== run 1 ==
## riscv
module riscv #(
    parameter logic[31:0] BootVector = 32'h0000_0000
)(
    input logic clk,
    input logic reset,
    output logic halted,
    input logic unhalt,
    output logic[31:0] i_addr,
    input logic[31:0] i_data,
    output logic[31:0] d_addr,
    output logic[31:0] d_wdata,
    output logic[3:0] d_wstrb,
    input logic[31:0] d_rdata
);
Size in the first run: ~5300 cells after synthesis.
clock: 5.29 ns
lec_check: 0
cap_margin: 15
core_margin: 2
core_utilization: 70
cts_cluster_size: 14
slew_margin: 20
run.sh (not shown) runs the stock make flow with config.mk's settings and CLKGATE_MAP_FILE=.
Run 1 never completed; the flow aborted with a tool error in global routing.
Input-level comparison between run 2 and run 1:
--- a/flow/config.mk
+++ b/flow/config.mk
@@ -6,7 +6,6 @@
 export NUM_CORES = 4
 export LEC_CHECK = 0
-export CAP_MARGIN = 15
+export CAP_MARGIN = 20
 export CORE_MARGIN = 2
-export CORE_UTILIZATION = 70
-export CTS_CLUSTER_SIZE = 14
+export CORE_UTILIZATION = 40
 export SLEW_MARGIN = 20
==> flow/constraint.sdc <==
create_clock -name core_clock -period 10.0 [get_ports {clk}]
set_input_delay 2.0000 -clock core_clock [delete_from_list [all_inputs] [get_ports {clk}]]
set_output_delay 2.0000 -clock core_clock [all_outputs]
set_load 0.01 [all_outputs]
## What came out
The sole clean run among run 1 and run 2 is run 2. Run 1 never completed, since it errored out during global routing. Reported for run 1 and run 2, number of distinct library cells after synthesis turned out identical to the last digit. Of run 1 and run 2, the higher placed instance area belongs to run 1. Run 2 against run 1: die area grew by 85000 um^2, floorplan die height grew by 110 um. Re horizontal extent of the die: run 1 and run 2 aren't equal, and the lower value belongs to run 1. Gate count of the mapped netlist: run 1 vs run 2 identical.
Input-level comparison between run 3 and run 2:
--- a/flow/config.mk
+++ b/flow/config.mk
@@ -8,4 +8,4 @@
 export CAP_MARGIN = 20
 export CORE_MARGIN = 2
-export CORE_UTILIZATION = 40
+export CORE_UTILIZATION = 59
 export SLEW_MARGIN = 20
==> flow/constraint.sdc <==
create_clock -name core_clock -period 4.7 [get_ports {clk}]
set_input_delay 0.9400 -clock core_clock [delete_from_list [all_inputs] [get_ports {clk}]]
set_output_delay 0.9400 -clock core_clock [all_outputs]
set_load 0.01 [all_outputs]
Results
[run 3] flow finished | final checks: failed | reasons: setup timing
NOTE: fraction of the core area covered by cells at the end of the flow in run 3 exceeds that of run 2
Taking run 2 as 1.0, run 3 lands at 0.68 on die area.
Taking run 2 as the reference, in run 3 CTS clock-pin slew for the worst setup and hold paths now sits at about the same level, cell leakage power now sits higher, cell count now sits higher, via density per instance now sits higher.
Detailed-route wire length (run 3 over run 2): increase, 8.0%
Setup changes, run 3 to run 4
--- a/flow/config.mk
+++ b/flow/config.mk
@@ -9,3 +9,6 @@
 export CORE_MARGIN = 2
 export CORE_UTILIZATION = 59
+export CTS_CLUSTER_DIAMETER = 27
+export SETUP_SLACK_MARGIN = 1.25
 export SLEW_MARGIN = 20
+export TNS_END_PERCENT = 5
==> flow/constraint.sdc <==
create_clock -name core_clock -period 5.29 [get_ports {clk}]
set_input_delay 1.0580 -clock core_clock [delete_from_list [all_inputs] [get_ports {clk}]]
set_output_delay 1.0580 -clock core_clock [all_outputs]
set_load 0.01 [all_outputs]
Results
To summarise run 4: no stage aborted, but the layout did not pass its checks, failing on capacitance limit, slew limit, setup timing. From run 3 to run 4 the numbers moved as follows: critical path depth increased by 8.3% relative to the old numbers; wire length of the first global-routing pass increased by 57 mm relative to the old numbers; period utilization decreased by 2.8 points relative to the old numbers; wire length increased by about 15% relative to the old numbers; worst hold slack closely matched the old numbers. The power of the combinational group in run 3 is 1.08 times that in run 4. Compared to run 3, run 4 has largest incremental delay on the critical path 0.25 ns higher. Run comparison: run 3 top power group combinational logic; run 4 top power group clock. Run 4: number of antenna violations at the first check in global routing is 26 higher than what run 3 reported. Looking at maximum frequency across run 3 and run 4, the one that comes out lower is run 4. Relative to run 3, total buffers and inverters traversed by the critical path has gone down in run 4.

---

riscv again, from the RTL that the note above started with.
==> flow/config.mk <==
export PLATFORM = sky130hd
export DESIGN_NAME = riscv
export DESIGN_NICKNAME = riscv
export VERILOG_FILES = /design/flow/design.v
export SDC_FILE = /design/flow/constraint.sdc
export NUM_CORES = 4
export LEC_CHECK = 0
export CAP_MARGIN = 20
export CORE_MARGIN = 2
export CORE_UTILIZATION = 72
export CTS_CLUSTER_DIAMETER = 394
export CTS_CLUSTER_SIZE = 96
export SLEW_MARGIN = 20
==> flow/constraint.sdc <==
create_clock -name core_clock -period 4.7 [get_ports {clk}]
set_input_delay 0.9400 -clock core_clock [delete_from_list [all_inputs] [get_ports {clk}]]
set_output_delay 0.9400 -clock core_clock [all_outputs]
set_load 0.01 [all_outputs]
The first run failed in global routing (5_1_grt).
Edit:
--- a/flow/config.mk
+++ b/flow/config.mk
@@ -9,5 +9,4 @@
 export CORE_MARGIN = 2
-export CORE_UTILIZATION = 72
-export CTS_CLUSTER_DIAMETER = 394
-export CTS_CLUSTER_SIZE = 96
+export CORE_UTILIZATION = 58
+export SETUP_SLACK_MARGIN = 1.51
 export SLEW_MARGIN = 20
==> flow/constraint.sdc (replaced) <==
create_clock -name core_clock -period 5.44 [get_ports {clk}]
set_input_delay 1.0880 -clock core_clock [delete_from_list [all_inputs] [get_ports {clk}]]
set_output_delay 1.0880 -clock core_clock [all_outputs]
set_load 0.01 [all_outputs]
After rerunning: The new run produced a layout that fails on negative setup slack. Area after synthesis is unchanged. Die area rose by 24%. Synthesized cell count does not change.
Edit:
--- a/flow/config.mk
+++ b/flow/config.mk
@@ -9,4 +9,3 @@
 export CORE_MARGIN = 2
-export CORE_UTILIZATION = 58
-export SETUP_SLACK_MARGIN = 1.51
+export CORE_UTILIZATION = 56
 export SLEW_MARGIN = 20
After rerunning:
- The new run produced a layout that fails on negative setup slack
- clock power rose by about 10%
- global-route usage decreases by 0.32 points
- worst hold slack gains 0.029 ns
- final cell count increases by 1.8%
- flip-flop count is unchanged
- combinational power came out lower by about 6%
Edit:
--- a/flow/config.mk
+++ b/flow/config.mk
@@ -9,3 +9,5 @@
 export CORE_MARGIN = 2
-export CORE_UTILIZATION = 56
+export CORE_UTILIZATION = 68
+export CTS_CLUSTER_SIZE = 36
+export SETUP_SLACK_MARGIN = 1.54
 export SLEW_MARGIN = 20
==> flow/constraint.sdc (replaced) <==
create_clock -name core_clock -period 5.29 [get_ports {clk}]
set_input_delay 1.0580 -clock core_clock [delete_from_list [all_inputs] [get_ports {clk}]]
set_output_delay 1.0580 -clock core_clock [all_outputs]
set_load 0.01 [all_outputs]
Now the flow did not get past global routing (5_1_grt).
Die size shrinks by 17%.
Area after synthesis stays the same.
Synthesized cell count is unchanged.

---

Setup of pepper:
Starting RTL as in the previous note.
clock: 4.56 ns
lec_check: 0
abc_area: 1
cap_margin: 20
core_aspect_ratio: 1.33
core_margin: 2
core_utilization: 59
slew_margin: 20
Final checks on pepper, whose flow otherwise completed, came back failing, citing negative setup slack.
Inputs modified between pepper and fjord:
Settings: a deleted ABC_AREA that had been 1; an added MAX_ROUTING_LAYER of met4; a change of CORE_UTILIZATION from 59 to 71; a deleted CORE_ASPECT_RATIO that had been 1.33; a change of the clock period (ns, I/O delays scaled along) from 4.56 to 8.4.
--- outcome ---
fjord did not finish; the tool stopped in 5_1_grt with error GRT-0116. Delta(area fraction in xor and xnor cells, fjord - pepper) > 0. Number of instances in the synthesized netlist in fjord is about 40% lower than in pepper. Looking at chip width, fjord sits 4.1% above pepper.
Relative to fjord, the following input files were edited for amber:
Settings: MAX_ROUTING_LAYER no longer set, was met4; CORE_UTILIZATION now 59, was 71; the clock period (ns, I/O delays scaled along) now 5.29, was 8.4.
amber: flow complete, layout not clean; failing: negative setup slack
Taking fjord as the reference, in amber instance area at placement increased 6400 um^2; clock buffer count from CTS increased 2; cell count after placement increased 1004.

---

Starting RTL as in the previous note.
clock: 4.09 ns
lec_check: 0
cap_margin: 25
cell_pad_in_sites_detail_placement: 0
cell_pad_in_sites_global_placement: 0
core_margin: 2
core_utilization: 72
cts_cluster_diameter: 28
cts_cluster_size: 51
gpl_routability_driven: 0
gpl_timing_driven: 1
min_routing_layer: met1
place_density_lb_addon: 0.0
setup_slack_margin: 1.22
slew_margin: 25
tns_end_percent: 80
The first run ended with an error in clock tree synthesis (4_1_cts).
Rerun with:
- CAP_MARGIN: 25 -> 20
- CELL_PAD_IN_SITES_DETAIL_PLACEMENT: 0 -> unset
- CELL_PAD_IN_SITES_GLOBAL_PLACEMENT: 0 -> unset
- CORE_UTILIZATION: 72 -> 44
- CTS_CLUSTER_DIAMETER: 28 -> unset
- CTS_CLUSTER_SIZE: 51 -> unset
- GPL_ROUTABILITY_DRIVEN: 0 -> unset
- GPL_TIMING_DRIVEN: 1 -> unset
- MIN_ROUTING_LAYER: met1 -> unset
- PLACE_DENSITY_LB_ADDON: 0.0 -> unset
- SETUP_SLACK_MARGIN: 1.22 -> unset
- SLEW_MARGIN: 25 -> 20
- TNS_END_PERCENT: 80 -> unset
- clock period: 4.09 -> 8.2 ns (I/O delays scaled with it)
Result:
- The changed run finished clean
- synthesized cell count stays the same
- die size went up by 63%
- synthesized area does not change
Rerun with:
- CORE_UTILIZATION: 44 -> 59
- SETUP_SLACK_MARGIN: unset -> 1.74
- clock period: 8.2 -> 6.93 ns (I/O delays scaled with it)
Hold slack gets better by 0.0060 ns.
Clock power climbs by 17%.
Synthesized cell count is unchanged.
Wire length drops by 4.8%.
Power climbs by 22%.
Area after synthesis is unchanged.
Setup slack gets better by 0.15 ns.
Combinational power climbs by 33%.
Critical path depth climbs by 4.
Design area climbs by 2.6%.
Final cell count drops by 4.5%.
Rerun with:
- CTS_CLUSTER_SIZE: unset -> 14
- SETUP_SLACK_MARGIN: 1.74 -> 1.28
- clock period: 6.93 -> 5.11 ns (I/O delays scaled with it)
The changed run finished but failed the layout checks on negative setup slack.
Die size is unchanged.
Final cell count is higher by a few percent.
Cell area is higher by a few percent.
Power is estimated from default activity; no workload was simulated.
